// SimpleCPU
module SimpleCPU(clk, rst, data_fromRAM, wrEn, addr_toRAM, data_toRAM, pCounter);
parameter SIZE = 10;
input clk, rst;
input wire [31:0] data_fromRAM;
output reg wrEn;
output reg [SIZE-1:0] addr_toRAM;
output reg [31:0] data_toRAM;
output reg [SIZE-1:0] pCounter;
reg [ 3:0] opcode, opcodeNext;
reg [13:0] operand1, operand2, operand1Next, operand2Next;
reg [SIZE-1:0]   pCounterNext;
reg [31:0] num1, num2, num1Next, num2Next;
reg [ 3:0] state, stateNext;
always @(posedge clk)begin
	state    <= stateNext;
	pCounter <= pCounterNext;
	opcode   <= opcodeNext;
	operand1 <= operand1Next;
	operand2 <= operand2Next;
	num1     <= num1Next;
	num2     <= num2Next;
end
always @*begin
	stateNext    = state;
	pCounterNext = pCounter;
	opcodeNext   = opcode;
	operand1Next = operand1;
	operand2Next = operand2;
	num1Next     = num1;
	num2Next     = num2;
	addr_toRAM   = 0;
	wrEn         = 0;
	data_toRAM   = 0;
if(rst)
	begin
	stateNext    = 0;
	pCounterNext = 0;
	opcodeNext   = 0;
	operand1Next = 0;
	operand2Next = 0;
	num1Next     = 0;
	num2Next     = 0;
	addr_toRAM   = 0;
	wrEn         = 0;
	data_toRAM   = 0;
	end
else 
	case(state)                       
		0: begin											 
			pCounterNext = pCounter;
			opcodeNext   = opcode;
			operand1Next = 0;
			operand2Next = 0;
			addr_toRAM   = pCounter;
			num2Next     = 0;
			wrEn         = 0;
			data_toRAM   = 0;
			stateNext    = 1;
		end 
		1:begin                    
			pCounterNext = pCounter;
			opcodeNext   = {data_fromRAM[28], data_fromRAM[31:29]};
			operand1Next = data_fromRAM[27:14];
			operand2Next = data_fromRAM[13:0];
			addr_toRAM   = operand1Next;
			num1Next     = data_fromRAM;
			wrEn         = 0;
			data_toRAM   = 0;
			if( {data_fromRAM[28], data_fromRAM[31:29]} == 4'b0101 ) 	begin
				stateNext = 5;
				addr_toRAM = data_fromRAM[13:0];
				num1Next = operand1;
			end
			else if( {data_fromRAM[28], data_fromRAM[31:29]} == 4'b1101 ) 	begin
				stateNext = 6;
				addr_toRAM = data_fromRAM[27:14];
				num1Next = operand1;
			end
			else if(data_fromRAM[28] == 0 )  
				stateNext = 2;  
			else 
				stateNext = 3;
		end
		2: begin          
			pCounterNext = pCounter;
			opcodeNext   = opcode;
			operand1Next = operand1;
			operand2Next = operand2;
			addr_toRAM   = operand2;
			num1Next     = data_fromRAM;
			wrEn         = 0;
  ...
For scale: roughly 5300 cells after synthesis, ~90 flip-flops, roughly 87 I/O pins.
export LEC_CHECK = 0
export CAP_MARGIN = 20
export CORE_MARGIN = 2
export CORE_UTILIZATION = 40
export CTS_CLUSTER_DIAMETER = 325
export GPL_ROUTABILITY_DRIVEN = 0
export MAX_ROUTING_LAYER = met4
export MIN_ROUTING_LAYER = met2
export SLEW_MARGIN = 20
create_clock -name core_clock -period 14.0 [get_ports {clk}]
run.sh (not shown) runs the stock make flow with config.mk's settings and CLKGATE_MAP_FILE=.
The baseline ended with an error in 5_1_grt on GRT-0116.
==> next run, changes <==
- CTS_CLUSTER_DIAMETER: 325 -> unset
- GPL_ROUTABILITY_DRIVEN: 0 -> unset
- MAX_ROUTING_LAYER: met4 -> unset
- MIN_ROUTING_LAYER: met2 -> unset
- The changed run produced a clean layout
- die size stays the same
- area after synthesis stays the same
- synthesized cell count stays the same

* * *

The RTL this note starts from:
==> flow/design.v <==
`timescale 1ns / 1ps
module SimpleCPU(clk, rst, data_fromRAM, wrEn, addr_toRAM, data_toRAM, pCounter);
parameter SIZE = 10;
input clk, rst;
input wire [31:0] data_fromRAM;
output reg wrEn;
output reg [SIZE-1:0] addr_toRAM;
output reg [31:0] data_toRAM;
output reg [SIZE-1:0] pCounter;
reg [ 3:0] opcode, opcodeNext;
reg [13:0] operand1, operand2, operand1Next, operand2Next;
reg [SIZE-1:0]   pCounterNext;
reg [31:0] num1, num2, num1Next, num2Next;
reg [ 3:0] state, stateNext;
always @(posedge clk)begin
	state    <= stateNext;
	pCounter <= pCounterNext;
	opcode   <= opcodeNext;
	operand1 <= operand1Next;
	operand2 <= operand2Next;
	num1     <= num1Next;
	num2     <= num2Next;
end
always @*begin
	stateNext    = state;
	pCounterNext = pCounter;
	opcodeNext   = opcode;
	operand1Next = operand1;
	operand2Next = operand2;
	num1Next     = num1;
	num2Next     = num2;
	addr_toRAM   = 0;
	wrEn         = 0;
	data_toRAM   = 0;
if(rst)
	begin
	stateNext    = 0;
	pCounterNext = 0;
	opcodeNext   = 0;
	operand1Next = 0;
	operand2Next = 0;
	num1Next     = 0;
	num2Next     = 0;
	addr_toRAM   = 0;
	wrEn         = 0;
	data_toRAM   = 0;
	end
else 
	case(state)                       
		0: begin											 
			pCounterNext = pCounter;
			opcodeNext   = opcode;
			operand1Next = 0;
			operand2Next = 0;
			addr_toRAM   = pCounter;
			num2Next     = 0;
			wrEn         = 0;
			data_toRAM   = 0;
			stateNext    = 1;
		end 
		1:begin                    
			pCounterNext = pCounter;
			opcodeNext   = {data_fromRAM[28], data_fromRAM[31:29]};
			operand1Next = data_fromRAM[27:14];
			operand2Next = data_fromRAM[13:0];
			addr_toRAM   = operand1Next;
			num1Next     = data_fromRAM;
			wrEn         = 0;
			data_toRAM   = 0;
			if( {data_fromRAM[28], data_fromRAM[31:29]} == 4'b0101 ) 	begin
				stateNext = 5;
				addr_toRAM = data_fromRAM[13:0];
				num1Next = operand1;
			end
			else if( {data_fromRAM[28], data_fromRAM[31:29]} == 4'b1101 ) 	begin
				stateNext = 6;
				addr_toRAM = data_fromRAM[27:14];
				num1Next = operand1;
			end
			else if(data_fromRAM[28] == 0 )  
				stateNext = 2;  
			else 
				stateNext = 3;
		end
		2: begin          
			pCounterNext = pCounter;
			opcodeNext   = opcode;
			operand1Next = operand1;
			operand2Next = operand2;
			addr_toRAM   = operand2;
			num1Next     = data_fromRAM;
			wrEn         = 0;
			data_toRAM   = operand2;
			stateNext = 3;
		end
		3: begin            
			pCounterNext = pCounter + 1;
			opcodeNext = opcode;
			operand1Next = operand1;
			operand2Next = operand2;
			addr_toRAM = operand1;
			num1Next = num1;
			wrEn = 1;
			stateNext = 0;
			case(opcode)                       
				4'b0000: data_toRAM = num1Next + data_fromRAM;  
				4'b1000: data_toRAM = data_fromRAM + operand2;  
				4'b0001: data_toRAM = ~(num1Next & data_fromRAM);  
				4'b1001: data_toRAM = ~(data_fromRAM & operand2);  
				4'b0010: begin 
					if(data_fromRAM < 32)
						data_toRAM = num1 >> data_fromRAM; 
					else
						data_toRAM = num1 << (data_fromRAM - 32); 
				end
				4'b1010: begin 
					if(operand2 < 32)
						data_toRAM = data_fromRAM >> operand2; 
					else
						data_toRAM = data_fromRAM << (operand2 - 32); 
				end
				4'b0011: data_toRAM = num1Next < data_fromRAM;  
				4'b1011: data_toRAM = data_fromRAM < operand2;  
				4'b0100: data_toRAM = data_fromRAM;  
				4'b1100: data_toRAM = operand2;  
				4'b0101: begin 
					data_toRAM = data_fromRAM;
					addr_toRAM = operand1;
					wrEn = 1;
				end
				4'b1101: begin  
					num2Next = data_fromRAM;
					addr_toRAM = num2;
					data_toRAM = data_fromRAM;
					wrEn = 1;
				end
				4'b0110: begin  
					if(data_fromRAM == 0)
						pCounterNext = num1;
					else
						pCounterNext = pCounter + 1;
					wrEn = 0;
				end
				4'b1110: begin
					pCounterNext = data_fromRAM + operand2;  
					wrEn = 0;
				end
				4'b0111: data_toRAM = num1Next * data_fromRAM;  
				4'b1111: data_toRAM = data_fromRAM * operand2;  
			endcase 
		end
		4:begin                    
			pCounterNext = pCounter + 1;
			opcodeNext   = 4'b0100;
			operand1Next = operand1;
			operand2Next = operand2;
			data_toRAM	 = num2;
			wrEn         = 1; 
			stateNext 	 = 0; 
			if(opcode == 4'b0101)
				addr_toRAM   = operand1;
			else if (opcode == 4'b1101)
				addr_toRAM   = num1 ;
		end
		5: begin      
			pCounterNext = pCounter;
			opcodeNext   = opcode;
			operand1Next = operand1;
			operand2Next = operand2;
			addr_toRAM   = data_fromRAM;
			num1Next     = data_fromRAM;
			wrEn         = 0;
			data_toRAM   = operand2;
			stateNext = 3;
		end
		6: begin      
			pCounterNext = pCounter;
			opcodeNext   = opcode;
			operand1Next = operand1;
			operand2Next = operand2;
			addr_toRAM   = data_fromRAM;
			num1Next     = data_fromRAM;
			num2Next     = data_fromRAM;
			wrEn         = 0;
			data_toRAM   = operand2;
			stateNext = 2;
		end
		default: begin
			stateNext    = 0;
			pCounterNext = 0;
			opcodeNext   = 0;
			operand1Next = 0;
			operand2Next = 0;
			num1Next     = 0;
			num2Next     = 0;
			addr_toRAM   = 0;
			wrEn         = 0;
			data_toRAM   = 0;
		end
	endcase
end
endmodule
export LEC_CHECK = 0
export ABC_AREA = 1
export CAP_MARGIN = 0
export CORE_MARGIN = 2
export CORE_UTILIZATION = 72
export CTS_CLUSTER_DIAMETER = 357
export CTS_CLUSTER_SIZE = 21
export PLACE_DENSITY = 0.4
export SETUP_SLACK_MARGIN = 0.52
export SLEW_MARGIN = 20
create_clock -name core_clock -period 3.6 [get_ports {clk}]
The baseline ended with an error in clock tree synthesis on DPL-0033.
==> next run, changes <==
ABC_AREA = not set   (was 1)
CAP_MARGIN = 20   (was 0)
CORE_UTILIZATION = 63   (was 72)
CTS_CLUSTER_DIAMETER = not set   (was 357)
CTS_CLUSTER_SIZE = not set   (was 21)
PLACE_DENSITY = not set   (was 0.4)
SETUP_SLACK_MARGIN = 2.15   (was 0.52)
clock period = 14.0 ns   (was 3.6 ns; I/O delays follow)
The changed run failed in global routing (GRT-0232).
Synthesized cell count falls by about a fifth.
Synthesized area fell by a few percent.
Die size increases by roughly a tenth.
==> next run, changes <==
ABC_AREA = 1   (was not set)
CORE_UTILIZATION = 40   (was 63)
CTS_CLUSTER_DIAMETER = 196   (was not set)
HOLD_SLACK_MARGIN = 0.3   (was not set)
SETUP_SLACK_MARGIN = not set   (was 2.15)
Result: The changed run completed with no timing, DRC or antenna violations. Synthesized area is higher by a few percent. Die area is higher by well over a third. Synthesized cell count is higher by about a fifth.
==> next run, changes <==
ABC_AREA = not set   (was 1)
CAP_MARGIN = 30   (was 20)
CELL_PAD_IN_SITES_DETAIL_PLACEMENT = 1   (was not set)
CORE_ASPECT_RATIO = 0.95   (was not set)
CORE_MARGIN = 4   (was 2)
CTS_CLUSTER_DIAMETER = 325   (was 196)
CTS_CLUSTER_SIZE = 93   (was not set)
GPL_ROUTABILITY_DRIVEN = 0   (was not set)
HOLD_SLACK_MARGIN = not set   (was 0.3)
MAX_ROUTING_LAYER = met4   (was not set)
MIN_ROUTING_LAYER = met2   (was not set)
PLACE_DENSITY = 0.9   (was not set)
SLEW_MARGIN = 0   (was 20)
TNS_END_PERCENT = 90   (was not set)
=> With this change the flow stopped in global routing (GRT-0116). Synthesized area decreases by 4.4%. Synthesized cell count is lower by 19%. Die area falls by 2.0%.
==> next run, changes <==
CAP_MARGIN = 20   (was 30)
CELL_PAD_IN_SITES_DETAIL_PLACEMENT = not set   (was 1)
CORE_ASPECT_RATIO = not set   (was 0.95)
CORE_MARGIN = 2   (was 4)
CORE_UTILIZATION = 66   (was 40)
CTS_CLUSTER_DIAMETER = not set   (was 325)
CTS_CLUSTER_SIZE = not set   (was 93)
GPL_ROUTABILITY_DRIVEN = not set   (was 0)
MAX_ROUTING_LAYER = not set   (was met4)
MIN_ROUTING_LAYER = not set   (was met2)
PLACE_DENSITY = not set   (was 0.9)
SLEW_MARGIN = 20   (was 0)
TNS_END_PERCENT = not set   (was 90)
clock period = 12.0 ns   (was 14.0 ns; I/O delays follow)
The changed run never finished: it broke off in global routing.
Die size is lower by 40%.
Area after synthesis is unchanged.
Synthesized cell count does not change.
==> next run, changes <==
CORE_UTILIZATION = 61   (was 66)
SETUP_SLACK_MARGIN = -0.79   (was not set)
TNS_END_PERCENT = 5   (was not set)
clock period = 10.9 ns   (was 12.0 ns; I/O delays follow)
With this change the flow finished but failed the layout checks on max-capacitance violations, max-slew violations, negative setup slack.
Synthesized cell count stays the same.
Area after synthesis stays the same.
Die area is higher by about 8%.
